Setup of job 2548:
==> flow/design.v (excerpt) <==
module DE2_115_Project_Top (
    input  wire        CLOCK_50,
    input  wire        RST,       
    input  wire [3:0]  KEY,       
    input  wire [17:0] SW,        
    output wire [7:0]  LCD_DATA,
    output wire        LCD_RS,
    output wire        LCD_RW,
    output wire        LCD_EN,
    output wire        LCD_ON,   
    output wire        LCD_BLON
);
    assign LCD_ON   = 1'b1;
    assign LCD_BLON = 1'b1;
    wire        cpu_lcd_start;
    wire [2:0]  cpu_lcd_opcode;
    wire [3:0]  cpu_lcd_reg_idx;
    wire [15:0] cpu_lcd_value;
    wire        lcd_is_busy;
    wire system_reset;          
    wire is_splash_screen;  
    wire is_shutdown_screen;  
    wire button_power = !KEY[0];
    wire button_send  = !KEY[1];
    module_mini_cpu cpu (
        .clk(CLOCK_50),
        .rst(RST),
        .button_power(button_power),
        .button_send(button_send),
        .switches(SW),
        .system_reset_out(system_reset),
  ...
Size in the first run: roughly 4600 cells after synthesis, about 520 flip-flops, about 37 I/O pins, ~36000 µm² of cells after synthesis.
Settings: LEC_CHECK=0, ABC_AREA=1, CAP_MARGIN=20, CELL_PAD_IN_SITES_GLOBAL_PLACEMENT=0, CORE_ASPECT_RATIO=0.92, CORE_MARGIN=2, CORE_UTILIZATION=72, CTS_CLUSTER_DIAMETER=66, GPL_ROUTABILITY_DRIVEN=1, PLACE_DENSITY_LB_ADDON=0.06, SETUP_SLACK_MARGIN=2.02, SLEW_MARGIN=40; clock period 6.99 ns.
run.sh (not shown) runs the stock make flow with config.mk's settings and CLKGATE_MAP_FILE=.
The layout from job 2548, despite a flow that completed every stage, fails the layout checks, with the failing checks listed as setup timing.
diff inputs: job 2548 => job 7934
- CELL_PAD_IN_SITES_GLOBAL_PLACEMENT removed (was 0)
- SLEW_MARGIN changed from 40 to 20
- PLACE_DENSITY_LB_ADDON removed (was 0.06)
- CORE_ASPECT_RATIO removed (was 0.92)
- SETUP_SLACK_MARGIN removed (was 2.02)
- ABC_AREA removed (was 1)
- CTS_CLUSTER_DIAMETER removed (was 66)
- CORE_UTILIZATION changed from 72 to 49
- GPL_ROUTABILITY_DRIVEN removed (was 1)
- the clock period (ns, I/O delays scaled along) changed from 6.99 to 10.3
[summary]
- Job 7934 finished every step from synthesis to the final layout, and the layout passed the timing, DRC and antenna checks.
- Between job 7934 and job 2548, it is job 7934 whose pin count of the biggest net entering global routing is lower, by 59.
- Taking job 2548 as the reference, in job 7934 tally of nets with antenna violations remaining after routing roughly the same; number of stages on the worst hold path now larger; buffering overhead -4.2 points; overall via count from detail_route shrank by 7100; via density per instance shrank by 0.20.
- Looking at slowest cell on the critical path, the edfxtp_1 result is from job 2548; the or3b_2 one comes from job 7934.
- Diff job 2548 -> job 7934: starting density of the core fell by 24 points; wire length of the first global-routing pass fell by about 3.4%.
- Re detailed-routing iteration count for the pre-antenna-repair pass: job 2548 and job 7934 aren't equal, and the lower value belongs to job 7934.
- NOTE post-route standard cell area excluding fillers job 2548->job 7934 decreased by a few percent
### job 7934 -> job 842
- CORE_UTILIZATION: 49 -> 72
- PLACE_DENSITY_LB_ADDON: unset -> 0.06
- ABC_AREA: unset -> 1
- CTS_CLUSTER_DIAMETER: unset -> 250
- GPL_ROUTABILITY_DRIVEN: unset -> 0
- the clock period (ns, I/O delays scaled along): 10.3 -> 6.82
==> comparison <==
Against job 7934, job 842 comes in 69% higher on cell depth of the worst flop-to-flop path. met5 as the uppermost metal layer occupied by signal nets was reported by job 842, and met4 by job 7934. Mean cell area of the mapped netlist in job 842 is 2.5 µm² below job 7934. The total negative setup slack in job 842 was lower than what job 7934 gave. | register share after synthesis | higher: job 842 |. Job 842 finished all stages; however, its layout fails the closing checks, the failures being setup timing. Changes observed in job 842 relative to job 7934: clock-buffer cell count lost 4.2%, total design power up 2.5 mW, highest achievable clock rate rose about 23%. Job 842: area after synthesis lower than job 7934. Count of hold buffers inserted by post-cts repair came out exactly the same in job 7934 and job 842.

Starting RTL as in the previous note.
clock: 5.99 ns
lec_check: 0
abc_area: 1
cap_margin: 5
cell_pad_in_sites_global_placement: 0
core_aspect_ratio: 0.9
core_margin: 2
core_utilization: 72
cts_cluster_diameter: 169
gpl_routability_driven: 1
place_density: 0.63
setup_slack_margin: -0.42
slew_margin: 40
The first run produced a layout that fails on setup timing.
Change:
Settings changed: ABC_AREA 1 to unset, CAP_MARGIN 5 to 20, CELL_PAD_IN_SITES_GLOBAL_PLACEMENT 0 to unset, CORE_ASPECT_RATIO 0.9 to unset, CTS_CLUSTER_DIAMETER 169 to 94, GPL_ROUTABILITY_DRIVEN 1 to unset, PLACE_DENSITY 0.63 to unset, SETUP_SLACK_MARGIN -0.42 to unset, SLEW_MARGIN 40 to 20.
Clock period 5.99 ns to 7.05 ns, I/O delays scaled along.
What happened:
- The changed run finished but failed the layout checks on setup timing
- worst hold slack gets worse by 0.15 ns
- area after synthesis rises slightly
- die size rose slightly
- register-to-register slack improves by 0.55 ns
- via count shrinks by roughly a tenth
- maximum frequency went down by a few percent
- routed wire length grows by a few percent
- total power shrinks by about a fifth
- core utilization drops by 0.81 points
Change:
Settings changed: ABC_AREA set to 1, CTS_CLUSTER_DIAMETER 94 to 250, CTS_CLUSTER_SIZE set to 13, PLACE_DENSITY_LB_ADDON set to 0.06, SETUP_SLACK_MARGIN set to 1.85.
Clock period 7.05 ns to 6.82 ns, I/O delays scaled along.
After rerunning: The new run finished with setup timing left; sequential power goes up by a few percent; cell count is higher by about a fifth; global-route usage shrinks by 2.5 points; cell area goes down slightly; routed wire length came out higher by a little under a tenth; setup slack got worse by 0.85 ns; die size falls slightly; register-to-register slack is worse by 0.85 ns; count of clock-buffer cells in the layout increases by 3.
Change:
Settings changed: CTS_CLUSTER_DIAMETER 250 to 94, CTS_CLUSTER_SIZE 13 to unset, PLACE_DENSITY_LB_ADDON 0.06 to 0.04, SETUP_SLACK_MARGIN 1.85 to -0.58.
Clock period 6.82 ns to 5.77 ns, I/O delays scaled along.
What happened: The changed run finished with setup timing left; global-route usage increases by 0.56 points; die area is unchanged; total power rises by a quarter to a third; combinational power came out higher by about a fifth; cell area climbs by a few percent; hold slack is better by 0.072 ns; area after synthesis is unchanged.
Change:
Settings changed: CTS_CLUSTER_DIAMETER 94 to 245, PLACE_DENSITY_LB_ADDON 0.04 to unset, SETUP_SLACK_MARGIN -0.58 to unset.
Clock period 5.77 ns to 6.85 ns, I/O delays scaled along.
The changed run finished but fails on setup timing.
Critical path depth stays the same.
Worst setup slack improved by 1.2 ns.
Core utilization went down by 4.8 points.
Synthesized area is unchanged.
Via count is lower by a few percent.
Routed wire length drops by roughly a tenth.
Final cell count fell by a few percent.
Sequential power is lower by about a fifth.
Sequential share of layout area rises by 2.0 points.
Change:
Settings changed: ABC_AREA 1 to unset, CORE_UTILIZATION 72 to 64, CTS_CLUSTER_DIAMETER 245 to unset.
Clock period 6.85 ns to 8.25 ns, I/O delays scaled along.
The changed run completed with no timing, DRC or antenna violations; utilization is lower by 10 points; combinational power drops by 36%; via count shrinks by 13%; register-to-register slack gains 0.54 ns; cell count went down by 19%; total power shrinks by 19%; sequential share of layout area rose by 0.22 points; clock-buffer cell count rises by 8.

== v58 ==
Starting RTL as in the previous note.
Settings: LEC_CHECK=0, CAP_MARGIN=20, CELL_PAD_IN_SITES_GLOBAL_PLACEMENT=0, CORE_ASPECT_RATIO=0.57, CORE_MARGIN=2, CORE_UTILIZATION=67, CTS_CLUSTER_DIAMETER=169, GPL_ROUTABILITY_DRIVEN=1, SLEW_MARGIN=0; clock period 2.34 ns.
v58: it failed during global routing (5_1_grt), and the tool reported GRT-0232.
Setup changes, v58 to v13
-- flow/config.mk --
<<< v58, line 9
export CELL_PAD_IN_SITES_GLOBAL_PLACEMENT = 0
>>> v13, line 9
export CELL_PAD_IN_SITES_GLOBAL_PLACEMENT = 1
<<< v58, line 12
export CORE_UTILIZATION = 67
>>> v13, line 12
export CORE_UTILIZATION = 58
<<< v58, line 15
>>> v13, line 15
export PLACE_DENSITY_LB_ADDON = 0.18
==> flow/constraint.sdc <==
create_clock -name core_clock -period 5.76 [get_ports {CLOCK_50}]
set_input_delay 1.1520 -clock core_clock [delete_from_list [all_inputs] [get_ports {CLOCK_50}]]
set_output_delay 1.1520 -clock core_clock [all_outputs]
set_load 0.01 [all_outputs]
## What came out
- Diff v58 -> v13: post-CTS repair timing setup buffer count shows a reduction of 56; starting density of the core shows a reduction of 9.3 points.
- Cmp v58 and v13 / count of standard-cell rows / lower: v58
- Comparing v13 with v58, the synthesized chip area reported by yosys came out essentially unchanged.
- Re share of synthesized cell area in and-or and or-and compound cells: no difference whatsoever between v13 and v58.
- Any difference in boundary pin count between v58 and v13 is small enough to ignore.
- Number of storage elements in the synthesis netlist came out exactly the same in v58 and v13.
- The flow for v13 finished, though final verification flagged setup timing.
- Compared with v58, v13 shows overall die width that has gone up by a little under 10%.
- Diff v58 -> v13: post-DP HPWL went down; area of the core went up; register share after synthesis did not really move.
The inputs of v8 differ from those of v13 as listed below.
-- flow/config.mk --
<<< v13, line 9
export CELL_PAD_IN_SITES_GLOBAL_PLACEMENT = 1
>>> v8, line 9
export CELL_PAD_IN_SITES_GLOBAL_PLACEMENT = 0
<<< v13, line 12
export CORE_UTILIZATION = 58
>>> v8, line 12
export CORE_UTILIZATION = 68
<<< v13, line 15
export PLACE_DENSITY_LB_ADDON = 0.18
>>> v8, line 15
export SETUP_SLACK_MARGIN = 0.79
==> flow/constraint.sdc <==
create_clock -name core_clock -period 2.85 [get_ports {CLOCK_50}]
set_input_delay 0.5700 -clock core_clock [delete_from_list [all_inputs] [get_ports {CLOCK_50}]]
set_output_delay 0.5700 -clock core_clock [all_outputs]
set_load 0.01 [all_outputs]
Results
- Flow for v8 halted at global routing (5_1_grt), error code GRT-0232.
- Compared with v13, v8 shows weighted congestion at the end of routability-driven global placement higher by about 4%.
- Taking v13 as the reference point, the die size of v8 falls by about 14%.
- Per the comparison of v8 with v13, mean cell area of the mapped netlist flat, part of the Yosys area used for sequential elements flat, count of standard-cell rows down 7.2%.
Input-level comparison between v34 and v8:
-- flow/config.mk --
<<< v8, line 9
export CELL_PAD_IN_SITES_GLOBAL_PLACEMENT = 0
export CORE_ASPECT_RATIO = 0.57
>>> v34, line 9
<<< v8, line 12
export CORE_UTILIZATION = 68
export CTS_CLUSTER_DIAMETER = 169
export GPL_ROUTABILITY_DRIVEN = 1
export SETUP_SLACK_MARGIN = 0.79
export SLEW_MARGIN = 0
>>> v34, line 10
export CORE_UTILIZATION = 70
export SETUP_SLACK_MARGIN = -0.8
export SLEW_MARGIN = 20
==> flow/constraint.sdc <==
create_clock -name core_clock -period 8.44 [get_ports {CLOCK_50}]
set_input_delay 1.6880 -clock core_clock [delete_from_list [all_inputs] [get_ports {CLOCK_50}]]
set_output_delay 1.6880 -clock core_clock [all_outputs]
set_load 0.01 [all_outputs]
## What came out
- Re pre-CTS worst setup slack: v34 and v8 aren't equal, and the lower value belongs to v8.
- When v34 is set beside v8, its number of gates resized after cts turns out to be 570 smaller.
- v34 vs v8 — y dimension of the die rose about 30%.
- Status: sequential fraction of the synthesis area parity (v8, v34)
- v34 -> v8: number of instances in the synthesized netlist delta 0, exact match
- Row count ends up lower on v8.
- Diff v34..v8 | cell area after technology mapping | unchanged
- What the final checks of v34 revealed, after a flow that finished every stage, was a layout that fails on setup timing.
- What ended v8 was a tool error in global routing (5_1_grt); the run never finished.
- Overall chip area: v34 and v8 compared, lower one is v34
No activity file was given, so power comes from the tool's default toggle rates.
